run 1:
## datapath
module datapath (clk, writenum, readnum, write, datapath_in, vsel, loada, loadb, loadc, shift, asel, bsel, ALUop, loads, Z_out, datapath_out);
Size: roughly 660 cells after synthesis, about 180 flip-flops, ~52 I/O pins.
Settings: LEC_CHECK=0, CAP_MARGIN=30, CORE_MARGIN=2, CORE_UTILIZATION=53, CTS_CLUSTER_SIZE=95, GPL_ROUTABILITY_DRIVEN=0, MIN_ROUTING_LAYER=met2, PLACE_DENSITY=0.92, SLEW_MARGIN=20, TNS_END_PERCENT=90; clock period 5.79 ns.
run.sh (not shown) runs the stock make flow with config.mk's settings and CLKGATE_MAP_FILE=.
Run 1 ended with every stage complete and zero timing, DRC or antenna violations.
The following lists how run 2 was set up differently from run 1:
- GPL_ROUTABILITY_DRIVEN no longer set, was 0
- CTS_CLUSTER_SIZE no longer set, was 95
- CAP_MARGIN now 20, was 30
- TNS_END_PERCENT no longer set, was 90
- CORE_UTILIZATION now 72, was 53
- PLACE_DENSITY no longer set, was 0.92
- MIN_ROUTING_LAYER no longer set, was met2
- PLACE_DENSITY_LB_ADDON now 0.25, previously not set
- SETUP_SLACK_MARGIN now 0.58, previously not set
- the clock period (ns, I/O delays scaled along) now 5.13, was 5.79
==> comparison <==
Run 2 terminated abnormally: 3_5_place_dp reported DPL-0033. Yosys cell count of run 2 is on par with run 1. Re placeable core area: run 2 is about 27% down on run 1. Going from run 1 to run 2, count of unique library cells instantiated by Yosys has remained practically unchanged, overall die height decreased by 14% relative to the old numbers. From run 1 to run 2, cell count after synthesis did not move at all. Run 2 has die width below what run 1 had. Run 2 reports a lower chip area than run 1 does.
diff inputs: run 2 => run 3
- SETUP_SLACK_MARGIN no longer set, was 0.58
- PLACE_DENSITY_LB_ADDON no longer set, was 0.25
- CORE_UTILIZATION now 40, was 72
- the clock period (ns, I/O delays scaled along) now 5.5, was 5.13
==> comparison <==
Measured against each other, run 2 and run 3 differ in area of the placeable core, the higher figure coming from run 3. The tally of buffers added on design ports was comparable across run 2 and run 3. From run 2 to run 3 the numbers moved as follows: vertical die dimension shows an increase of 33%; width of the die shows an increase of 39 um; number of rows in the core area shows an increase of 14; total nets after synthesis shows no meaningful change. In run 3 relative to run 2, final RePlAce weighted congestion had gone down by a little under 10%. Re core utilization at floorplan: run 2 and run 3 aren't equal, and the lower value belongs to run 3. Across run 2 and run 3, a clean result was obtained everywhere but in run 2. Run 2 got as far as 3_5_place_dp, where a tool error ended the run. Compared with run 2, die area in run 3 increased by more than half.


datapath again, from the RTL that the note above started with.
make LEC_CHECK=0 ABC_AREA=1 CAP_MARGIN=0 CORE_ASPECT_RATIO=0.72 CORE_MARGIN=2 CORE_UTILIZATION=72 CTS_CLUSTER_DIAMETER=373 CTS_CLUSTER_SIZE=10 HOLD_SLACK_MARGIN=0.26 PLACE_DENSITY=0.4 SLEW_MARGIN=20 TNS_END_PERCENT=5 finish   # period 2.93 ns
The first run died in global routing (5_1_grt) with GRT-0232.
Change:
Settings changed: CAP_MARGIN 0 to 20, CORE_ASPECT_RATIO 0.72 to unset, CORE_UTILIZATION 72 to 65, CTS_CLUSTER_DIAMETER 373 to unset, CTS_CLUSTER_SIZE 10 to 85, HOLD_SLACK_MARGIN 0.26 to unset, PLACE_DENSITY 0.4 to unset, SETUP_SLACK_MARGIN set to 0.85.
Clock period 2.93 ns to 2.94 ns, I/O delays scaled along.
After rerunning: The changed run reached the layout checks and failed them: negative setup slack; synthesized cell count is unchanged; synthesized area stays the same; die size grows by roughly a tenth.


datapath again, from the RTL that the note above started with.
==> flow/design.v (excerpt) <==
module datapath (clk, writenum, readnum, write, datapath_in, vsel, loada, loadb, loadc, shift, asel, bsel, ALUop, loads, Z_out, datapath_out);
input write, clk, loada, loadb, loadc, asel, bsel, loads, vsel;
input [1:0] ALUop, shift;
input [2:0] writenum, readnum;
input [15:0] datapath_in;
output Z_out;
output [15:0] datapath_out;
wire [15:0] data_in;
reg[15:0] aloaded, in;
wire [15:0] Bin, Ain;
reg Z_out;
reg [15:0] datapath_out;
wire [15:0] data_out, sout, out;
wire Z;
assign data_in = vsel ? datapath_in : datapath_out;  
regfile REGFILE(data_in, writenum, write, readnum, clk, data_out);  
always_ff @(posedge clk)  
begin
if (loada == 1) 
begin
 aloaded <= data_out ;
end
end 
always_ff @(posedge clk)  
begin
if (loadb == 1) 
begin
 in <= data_out ;
end
end 
shifter SHIFTER(in,shift,sout);
assign Bin = bsel ? ({11'b0, datapath_in[4:0]}) : sout ;  
assign Ain = asel ? (16'b0000000000000000) : aloaded ;
ALU alu(Ain,Bin,ALUop,out,Z);  
always_ff @(posedge clk)  
begin
if (loads == 1) 
begin
 Z_out <= Z ;
end
end 
always_ff @(posedge clk)  
begin
if (loadc == 1) 
begin
 datapath_out <= out ;
end
end 
endmodule 
Settings: LEC_CHECK=0, CAP_MARGIN=20, CELL_PAD_IN_SITES_GLOBAL_PLACEMENT=2, CORE_ASPECT_RATIO=1.76, CORE_MARGIN=3, CORE_UTILIZATION=53, CTS_CLUSTER_SIZE=83, GPL_ROUTABILITY_DRIVEN=1, MAX_ROUTING_LAYER=met4, MIN_ROUTING_LAYER=met2, PLACE_DENSITY_LB_ADDON=0.14, SLEW_MARGIN=40, TNS_END_PERCENT=15; clock period 3.65 ns.
The first run finished with setup timing left.
Edit:
CELL_PAD_IN_SITES_GLOBAL_PLACEMENT = default   (was 2)
CORE_ASPECT_RATIO = default   (was 1.76)
CORE_MARGIN = 2   (was 3)
CORE_UTILIZATION = 64   (was 53)
CTS_CLUSTER_SIZE = default   (was 83)
GPL_ROUTABILITY_DRIVEN = default   (was 1)
MAX_ROUTING_LAYER = default   (was met4)
MIN_ROUTING_LAYER = default   (was met2)
PLACE_DENSITY_LB_ADDON = default   (was 0.14)
SETUP_SLACK_MARGIN = 0.89   (was default)
SLEW_MARGIN = 20   (was 40)
TNS_END_PERCENT = default   (was 15)
clock period = 3.05 ns   (was 3.65 ns; I/O delays follow)
After rerunning: The new run completed, yet does not pass: setup timing. Critical path depth does not change. Clock skew is higher by 8.3 ps. Register-to-register slack got worse by 1500 ps. Final cell count is lower by about 0.6%. Area after synthesis is unchanged. Final area is higher by 6.0%. Via count is lower by 4.6%.
